==> wip/harbor <==
==> flow/design.v <==
`timescale 1ns / 1ps
module apb_master #(parameter DATA_WIDTH = 32, parameter ADDR_WIDTH = 32) (
		output 					PSEL,
		output 					PENABLE,
		output  [ADDR_WIDTH-1:0] PADDR,
		output  [DATA_WIDTH-1:0]	PWRDATA,
		output  					PWRITE,
		output  [DATA_WIDTH-1:0]	PRDATA_o,
		input  [DATA_WIDTH-1:0]	PRDATA,
		input  [DATA_WIDTH-1:0] data_i,
		input  [ADDR_WIDTH-1:0]	addr_i,
		input 					PCLK,
		input 					PRESETn,
		input 					PREADY,
		input 					evnt_trig_i,
		input 					pwrite_i
);
parameter IDLE = 2'd0;
parameter SETUP = 2'd1;
parameter ACCESS = 2'd2;
reg [1:0]	state, next_state;
always@(posedge PCLK) begin
	if(!PRESETn)
		state <= IDLE ;
	else
		state <= next_state ;
end
always@(*) begin
	case(state)
		IDLE : begin
			if (evnt_trig_i)
				next_state <= SETUP ;
			else 
				next_state <= IDLE;
		end
		SETUP : next_state <= ACCESS;
		ACCESS : begin
			if(PREADY)
				next_state <= IDLE ;
			else 
				next_state <= ACCESS ;
		end
		default : next_state <= IDLE ;
	endcase
end
assign PSEL = PRESETn ? (state != IDLE) : 1'b0;
assign PENABLE = (state == ACCESS) ;
assign PWRITE = pwrite_i;
assign PWRDATA = data_i;
assign PADDR = addr_i;
assign PRDATA_o = PRDATA;
endmodule
`timescale 1ns / 1ps
module APB_slave #( parameter DATA_WIDTH = 32, parameter ADDR_WIDTH = 32)(
    output  reg [DATA_WIDTH-1:0] PRDATA,
    output                       PREADY_o,
    input                    PREADY,
    input   [DATA_WIDTH-1:0] PWRDATA, 
    input   [ADDR_WIDTH-1:0] PADDR,
    input                    PCLK,
    input                    PRESETn,
    input                    PWRITE,
    input                    PENABLE,
    input                    PSEL
    );
    parameter  IDLE   = 2'd0, SETUP = 2'd1, ACCESS =2'd2;
    reg [DATA_WIDTH-1:0]    APB_MEM [ADDR_WIDTH-1:0];
    reg [1:0] prsnt_state , next_state ;
    always@(posedge PCLK , negedge PRESETn) begin   
        if(!PRESETn)
            prsnt_state <= IDLE ;
        else 
            prsnt_state <= next_state ;
    end
   always@(* ) begin
        next_state <= prsnt_state;
        case (prsnt_state)
            IDLE : begin
                if(PSEL )
                    next_state <= SETUP;        
                else 
                    next_state <= IDLE;
            end
            SETUP : begin
                if(PENABLE)
                    next_state <= ACCESS;
                else 
                    next_state <= IDLE;
            end
            ACCESS : begin
                if(PREADY) begin
                    if(!PSEL) 
                        next_state <= IDLE ;
                    else
                        next_state <= SETUP ;
                end
                else 
                    next_state <= ACCESS;
            end
            default : next_state <= IDLE;
        endcase
   end
   always@(*) begin
         if(!PRESETn)
            PRDATA = 32'd0;
         else begin
            if((next_state == ACCESS) && !PWRITE && (PADDR < ADDR_WIDTH))
                PRDATA = APB_MEM[PADDR];
            else 
                PRDATA = 32'd0;    
         end
   end
   always@(posedge PCLK) begin
         if((next_state == ACCESS) && PWRITE && (PADDR < ADDR_WIDTH))
            APB_MEM[PADDR] <= PWRDATA ;
   end
   assign PREADY_o = PREADY ;
endmodule
`timescale 1ns / 1ps
module apb_top #(parameter DATA_WIDTH = 32 , parameter ADDR_WIDTH = 32) (
		output [DATA_WIDTH-1:0]	PRDATA_o,
		input 					PCLK_i,
		input 					PRESETn_i,
		input [DATA_WIDTH-1:0]	PWRDATA_i,
		input [ADDR_WIDTH-1:0]	PADDR_i,
		input 					PWRITE_i,
		input 					PREADY_i,
		input 					EVENT_i
);
	wire [DATA_WIDTH-1:0]	p_rd_intr, pwrdata_intr, paddr_intr;
	wire 					p_ready_intr, psel_intr, pena_intr, pwrite_intr;				
	apb_master  #(.DATA_WIDTH(DATA_WIDTH), .ADDR_WIDTH(ADDR_WIDTH))  master_inst(
		.PCLK(PCLK_i),
		.PRESETn(PRESETn_i),
		.evnt_trig_i(EVENT_i),
		.data_i(PWRDATA_i),
		.addr_i(PADDR_i),
		.pwrite_i(PWRITE_i),
		.PRDATA(p_rd_intr),
		.PREADY(p_ready_intr),
		.PSEL(psel_intr),
		.PENABLE(pena_intr),
		.PADDR(paddr_intr),
		.PWRDATA(pwrdata_intr),
		.PWRITE(pwrite_intr),
		.PRDATA_o(PRDATA_o)
	);
	APB_slave #(.DATA_WIDTH(DATA_WIDTH), .ADDR_WIDTH(ADDR_WIDTH)) slave_inst(
		.PREADY(PREADY_i),
		.PWRDATA(pwrdata_intr), 
		.PADDR(paddr_intr),
		.PCLK(PCLK_i),
		.PRESETn(PRESETn_i),
		.PWRITE(pwrite_intr),
		.PENABLE(pena_intr),
		.PSEL(psel_intr),
		.PRDATA(p_rd_intr),
		.PREADY_o(p_ready_intr)
	);
endmodule
==> flow/run.sh <==
#!/bin/bash
# the make line also repeats each setting of config.mk as NAME=value (left out here)
make -C /OpenROAD-flow-scripts/flow DESIGN_CONFIG=/design/flow/config.mk WORK_HOME=/design/flow/orfs CLKGATE_MAP_FILE= finish
==> flow/config.mk <==
export PLATFORM = sky130hd
export DESIGN_NAME = apb_top
export DESIGN_NICKNAME = apb_top
export VERILOG_FILES = /design/flow/design.v
export SDC_FILE = /design/flow/constraint.sdc
export NUM_CORES = 4
export LEC_CHECK = 0
export CAP_MARGIN = 5
export CORE_ASPECT_RATIO = 0.6
export CORE_MARGIN = 2
export CORE_UTILIZATION = 34
export CTS_CLUSTER_DIAMETER = 70
export GPL_TIMING_DRIVEN = 0
export MIN_ROUTING_LAYER = met1
export PLACE_DENSITY = 0.77
export SLEW_MARGIN = 10
==> flow/constraint.sdc <==
create_clock -name core_clock -period 7.46 [get_ports {PCLK_i}]
set_input_delay 1.4920 -clock core_clock [delete_from_list [all_inputs] [get_ports {PCLK_i}]]
set_output_delay 1.4920 -clock core_clock [all_outputs]
set_load 0.01 [all_outputs]
==> wip/yarrow: changes against wip/harbor <==
Settings changed: CAP_MARGIN 5 to 20, CORE_ASPECT_RATIO 0.6 to unset, CORE_UTILIZATION 34 to 40, CTS_CLUSTER_DIAMETER 70 to unset, GPL_TIMING_DRIVEN 0 to unset, MIN_ROUTING_LAYER met1 to unset, PLACE_DENSITY 0.77 to unset, SLEW_MARGIN 10 to 20.
==> flow/constraint.sdc (replaced) <==
create_clock -name core_clock -period 5.6 [get_ports {PCLK_i}]
set_input_delay 1.1200 -clock core_clock [delete_from_list [all_inputs] [get_ports {PCLK_i}]]
set_output_delay 1.1200 -clock core_clock [all_outputs]
set_load 0.01 [all_outputs]
==> wip/violet: changes against wip/harbor <==
Settings changed: CAP_MARGIN 5 to 0, CELL_PAD_IN_SITES_GLOBAL_PLACEMENT set to 2, CORE_ASPECT_RATIO 0.6 to unset, CORE_UTILIZATION 34 to 59, CTS_CLUSTER_DIAMETER 70 to unset, GPL_TIMING_DRIVEN 0 to 1, MIN_ROUTING_LAYER met1 to unset, PLACE_DENSITY 0.77 to unset, PLACE_DENSITY_LB_ADDON set to 0.23, SLEW_MARGIN 10 to 20.
==> flow/constraint.sdc (replaced) <==
create_clock -name core_clock -period 8.88 [get_ports {PCLK_i}]
set_input_delay 1.7760 -clock core_clock [delete_from_list [all_inputs] [get_ports {PCLK_i}]]
set_output_delay 1.7760 -clock core_clock [all_outputs]
set_load 0.01 [all_outputs]
==> summary of the runs <==
In critical path depth, wip/yarrow and wip/harbor do not differ.
Cell count, lowest first: wip/violet, wip/yarrow, wip/harbor.
The highest clock skew belongs to wip/yarrow, the lowest to wip/violet.
Sequential share of layout area: wip/violet > wip/yarrow > wip/harbor.
Sequential cell count is the same in wip/harbor and wip/yarrow.
Worst setup slack: wip/violet > wip/harbor > wip/yarrow.
==> figures <==
| metric | wip/harbor | wip/yarrow | wip/violet |
|---|---|---|---|
| Result of the run | finished clean | finished clean | finished clean |
| Combinational fraction of design power | 4.5% | 4.0% | 4.0% |
| WL final | 115.6 mm | 104.4 mm | 97.92 mm |
| Layout buffer count excluding clock buffers | 433 | 242 | 197 |
| Final Hold Slack | 547.9 ps | 533.7 ps | 536.0 ps |
| Core Util at FP | 34.20% | 40.42% | 59.43% |
| Number of antenna violations at the first check in global routing | 10 | 8 | 2 |
| Final setup slack of the worst path | 373.4 ps | 258.1 ps | 1228 ps |
| Pre-CTS worst setup slack | 479.4 ps | 251.9 ps | 1220 ps |
| Global-route wire length before repair | 160.9 mm | 147.7 mm | 141.4 mm |
| Slack of the worst reg-to-reg path | 3650 ps | 2450 ps | 5470 ps |
| Die ar. | 120,000 um2 | 102,100 um2 | 69,620 um2 |
| Number of buffer cells added on primary ports | 98 | 100 | 100 |

==> inputs of v35 <==
Starts from the design.v that is shown in full above.
Settings: LEC_CHECK=0, CAP_MARGIN=20, CORE_ASPECT_RATIO=0.72, CORE_MARGIN=2, CORE_UTILIZATION=72, CTS_CLUSTER_DIAMETER=377, MIN_ROUTING_LAYER=met1, PLACE_DENSITY_LB_ADDON=0.08, SLEW_MARGIN=30; clock period 3.13 ns.
run.sh (not shown) runs the stock make flow with config.mk's settings and CLKGATE_MAP_FILE=.
==> v15 (differences from v35) <==
ABC_AREA = 1   (was unset)
CELL_PAD_IN_SITES_DETAIL_PLACEMENT = 2   (was unset)
CORE_ASPECT_RATIO = unset   (was 0.72)
CORE_UTILIZATION = 29   (was 72)
CTS_CLUSTER_DIAMETER = unset   (was 377)
CTS_CLUSTER_SIZE = 42   (was unset)
MAX_ROUTING_LAYER = met4   (was unset)
MIN_ROUTING_LAYER = met2   (was met1)
PLACE_DENSITY_LB_ADDON = 0.22   (was 0.08)
SETUP_SLACK_MARGIN = 0.38   (was unset)
SLEW_MARGIN = 40   (was 30)
==> flow/constraint.sdc (replaced) <==
create_clock -name core_clock -period 5.12 [get_ports {PCLK_i}]
set_input_delay 1.0240 -clock core_clock [delete_from_list [all_inputs] [get_ports {PCLK_i}]]
set_output_delay 1.0240 -clock core_clock [all_outputs]
set_load 0.01 [all_outputs]
==> results <==
metric	v35	v15
Cell area after synthesis	39800 um^2	44600 um^2
Result of the run	complete, but fails checks	timing/DRC/antenna clean
Violated checks	setup timing	-
# resized after CTS	225	25
Place WS	-1.41 ns	-0.158 ns
DR vias/cell	7.28	6.33
Cell repeated most along the worst path	sky130_fd_sc_hd__nor4_4	sky130_fd_sc_hd__nand2_1
Number of cells on the worst reg-to-reg path	6	8
Fillers	2044	16300
Clock Power	10.8 mW	8.20 mW
Total routed wirelength	114000 um	168000 um
Final core utilization	0.885	0.348
Library cell with the highest instance count after synthesis	sky130_fd_sc_hd__edfxtp_1	sky130_fd_sc_hd__nand2_1
Number of logic gates	856	2643
Global-route wire length before repair	160000 um	243000 um
Yosys simple share	0.0330	0.203
Switching power as a share of total power	0.211	0.247
Violation count after the first detailed-route iteration	3701	7970
DR vias	23600	43100
Final-layout setup total negative slack	-17.20 ns	0 ns
Latency at later pin	0.66 ns	0.78 ns

==> 03-23: inputs <==
RTL: the design.v shown in full above, as it stands there.
==> flow/config.mk <==
export PLATFORM = sky130hd
export DESIGN_NAME = apb_top
export DESIGN_NICKNAME = apb_top
export VERILOG_FILES = /design/flow/design.v
export SDC_FILE = /design/flow/constraint.sdc
export NUM_CORES = 4
export LEC_CHECK = 0
export ABC_AREA = 0
export CAP_MARGIN = 20
export CORE_ASPECT_RATIO = 0.95
export CORE_MARGIN = 2
export CORE_UTILIZATION = 72
export CTS_CLUSTER_DIAMETER = 237
export MIN_ROUTING_LAYER = met1
export PLACE_DENSITY_LB_ADDON = 0.08
export SETUP_SLACK_MARGIN = 0.93
export SLEW_MARGIN = 30
==> flow/constraint.sdc <==
create_clock -name core_clock -period 3.13 [get_ports {PCLK_i}]
set_input_delay 0.6260 -clock core_clock [delete_from_list [all_inputs] [get_ports {PCLK_i}]]
set_output_delay 0.6260 -clock core_clock [all_outputs]
set_load 0.01 [all_outputs]
==> 10-17: changes against 03-23 <==
--- a/flow/config.mk
+++ b/flow/config.mk
@@ -5,7 +5,7 @@
 export SDC_FILE = /design/flow/constraint.sdc
 export NUM_CORES = 4
 export LEC_CHECK = 0
-export ABC_AREA = 0
+export ABC_AREA = 1
 export CAP_MARGIN = 20
 export CORE_ASPECT_RATIO = 0.95
 export CORE_MARGIN = 2
@@ -13,5 +13,4 @@
 export CTS_CLUSTER_DIAMETER = 237
 export MIN_ROUTING_LAYER = met1
 export PLACE_DENSITY_LB_ADDON = 0.08
-export SETUP_SLACK_MARGIN = 0.93
 export SLEW_MARGIN = 30
==> 05-01: changes against 03-23 <==
==> flow/config.mk (replaced) <==
export PLATFORM = sky130hd
export DESIGN_NAME = apb_top
export DESIGN_NICKNAME = apb_top
export VERILOG_FILES = /design/flow/design.v
export SDC_FILE = /design/flow/constraint.sdc
export NUM_CORES = 4
export LEC_CHECK = 0
export ABC_AREA = 1
export CAP_MARGIN = 5
export CELL_PAD_IN_SITES_GLOBAL_PLACEMENT = 2
export CORE_ASPECT_RATIO = 0.55
export CORE_MARGIN = 2
export CORE_UTILIZATION = 44
export SLEW_MARGIN = 10
==> flow/constraint.sdc (replaced) <==
create_clock -name core_clock -period 6.0 [get_ports {PCLK_i}]
set_input_delay 1.2000 -clock core_clock [delete_from_list [all_inputs] [get_ports {PCLK_i}]]
set_output_delay 1.2000 -clock core_clock [all_outputs]
set_load 0.01 [all_outputs]
==> 01-22: changes against 03-23 <==
==> flow/config.mk (replaced) <==
export PLATFORM = sky130hd
export DESIGN_NAME = apb_top
export DESIGN_NICKNAME = apb_top
export VERILOG_FILES = /design/flow/design.v
export SDC_FILE = /design/flow/constraint.sdc
export NUM_CORES = 4
export LEC_CHECK = 0
export CAP_MARGIN = 20
export CORE_MARGIN = 2
export CORE_UTILIZATION = 28
export SLEW_MARGIN = 20
==> flow/constraint.sdc (replaced) <==
create_clock -name core_clock -period 8.26 [get_ports {PCLK_i}]
set_input_delay 1.6520 -clock core_clock [delete_from_list [all_inputs] [get_ports {PCLK_i}]]
set_output_delay 1.6520 -clock core_clock [all_outputs]
set_load 0.01 [all_outputs]
==> results.toml <==
# generated from flow reports
[sta]
layout_setup_ws_ns = -0.4907
setup_violations = 32

[placement]
placed_area_um2 = 45410
dp_cells = 3011

[yosys]
syn_nets = 2079
ys_area_um2 = 39840

[status]
outcome = "failed layout checks"
so_faults = "negative setup slack"

[cells_and_area]
comb_share = 0.1936
stdcell_count = 3249
nets = 2508

[pwr]
clkPwrFrac = 0.419
-- figures above: 03-23

==> results.toml <==
# generated from flow reports
[sta]
maxSlewHeadroom = 0.2087
setup_violations = 0
layout_setup_ws_ns = 1.162

[cells_and_area]
seq_share = 0.6566
stdcell_count = 4175
comb_share = 0.1851
nets = 2271

[status]
outcome = "complete, no violations"

[pwr]
p_comb_mw = 0.415
clkPwrFrac = 0.422

[route]
drt-met1-wl_mm = 44.71
dr_wl_met3_mm = 6.330

[cts]
cts_tree = "built"

[placement]
placed_area_um2 = 43850
dp_cells = 3991

[critical_path]
crit_end = "PRDATA_o[14]"

[yosys]
ys_area_um2 = 39840
syn_nets = 2079
-- figures above: 01-22

==> results.toml <==
# generated from flow reports
[cells_and_area]
nets = 4839
comb_share = 0.2058

[status]
outcome = "failed layout checks"
so_faults = "negative setup slack"

[yosys]
syn_nets = 4543
ys_area_um2 = 44550

[floorplanning]
n_tap_cell = 810

[sta]
layout_setup_ws_ns = -0.01911
setup_violations = 1

[route]
wl_per_cell_um = 23.21

[placement]
placed_area_um2 = 49320

[pwr]
clkPwrFrac = 0.408
-- figures above: 10-17

==> results.toml <==
# generated from flow reports
[status]
outcome = "complete, no violations"

[cells_and_area]
stdcell_count = 6070
nets = 4692
comb_share = 0.2089
buffers = 244

[yosys]
syn_nets = 4543
synth-seq-cells = 1029
ys_area_um2 = 44550

[sta]
setup_violations = 0
layout_setup_ws_ns = 0.6611

[pwr]
clkPwrFrac = 0.420
-- figures above: 05-01


==> inputs of wip/amber <==
Starts from the design.v that is shown in full above.
Settings: LEC_CHECK=0, CAP_MARGIN=5, CORE_MARGIN=2, CORE_UTILIZATION=72, CTS_CLUSTER_DIAMETER=90, PLACE_DENSITY=0.65, SETUP_SLACK_MARGIN=0.76, SLEW_MARGIN=20; clock period 3.12 ns.
==> inputs of wip/sierra, as changes to wip/amber <==
Settings changed: CAP_MARGIN 5 to 20, CORE_UTILIZATION 72 to 40, CTS_CLUSTER_DIAMETER 90 to default, PLACE_DENSITY 0.65 to default, SETUP_SLACK_MARGIN 0.76 to default.
==> flow/constraint.sdc (replaced) <==
create_clock -name core_clock -period 6.0 [get_ports {PCLK_i}]
set_input_delay 1.2000 -clock core_clock [delete_from_list [all_inputs] [get_ports {PCLK_i}]]
set_output_delay 1.2000 -clock core_clock [all_outputs]
set_load 0.01 [all_outputs]
==> results <==
Between wip/sierra and wip/amber, the lower clock-buffer cell count is in wip/amber (gap 15).
Between wip/amber and wip/sierra, the lower register-to-register slack is in wip/amber (gap 3.3 ns).
Of wip/sierra and wip/amber, wip/sierra has the higher worst setup slack (gap 1.1 ns).
Non-clock buffer count: wip/amber is higher than wip/sierra (294).
Of wip/amber and wip/sierra, wip/amber has the higher cell area (gap about 9%, measured against wip/sierra).
wip/sierra passed the timing, DRC and antenna checks. wip/amber completed, yet does not pass: setup timing.
Between wip/sierra and wip/amber, the lower die size is in wip/amber (gap about 80%, measured against wip/amber).
Synthesized cell count is the same in wip/sierra and wip/amber.
Between wip/amber and wip/sierra, the lower power is in wip/sierra (gap about 90%, measured against wip/sierra).
Power is estimated from default activity; no workload was simulated.
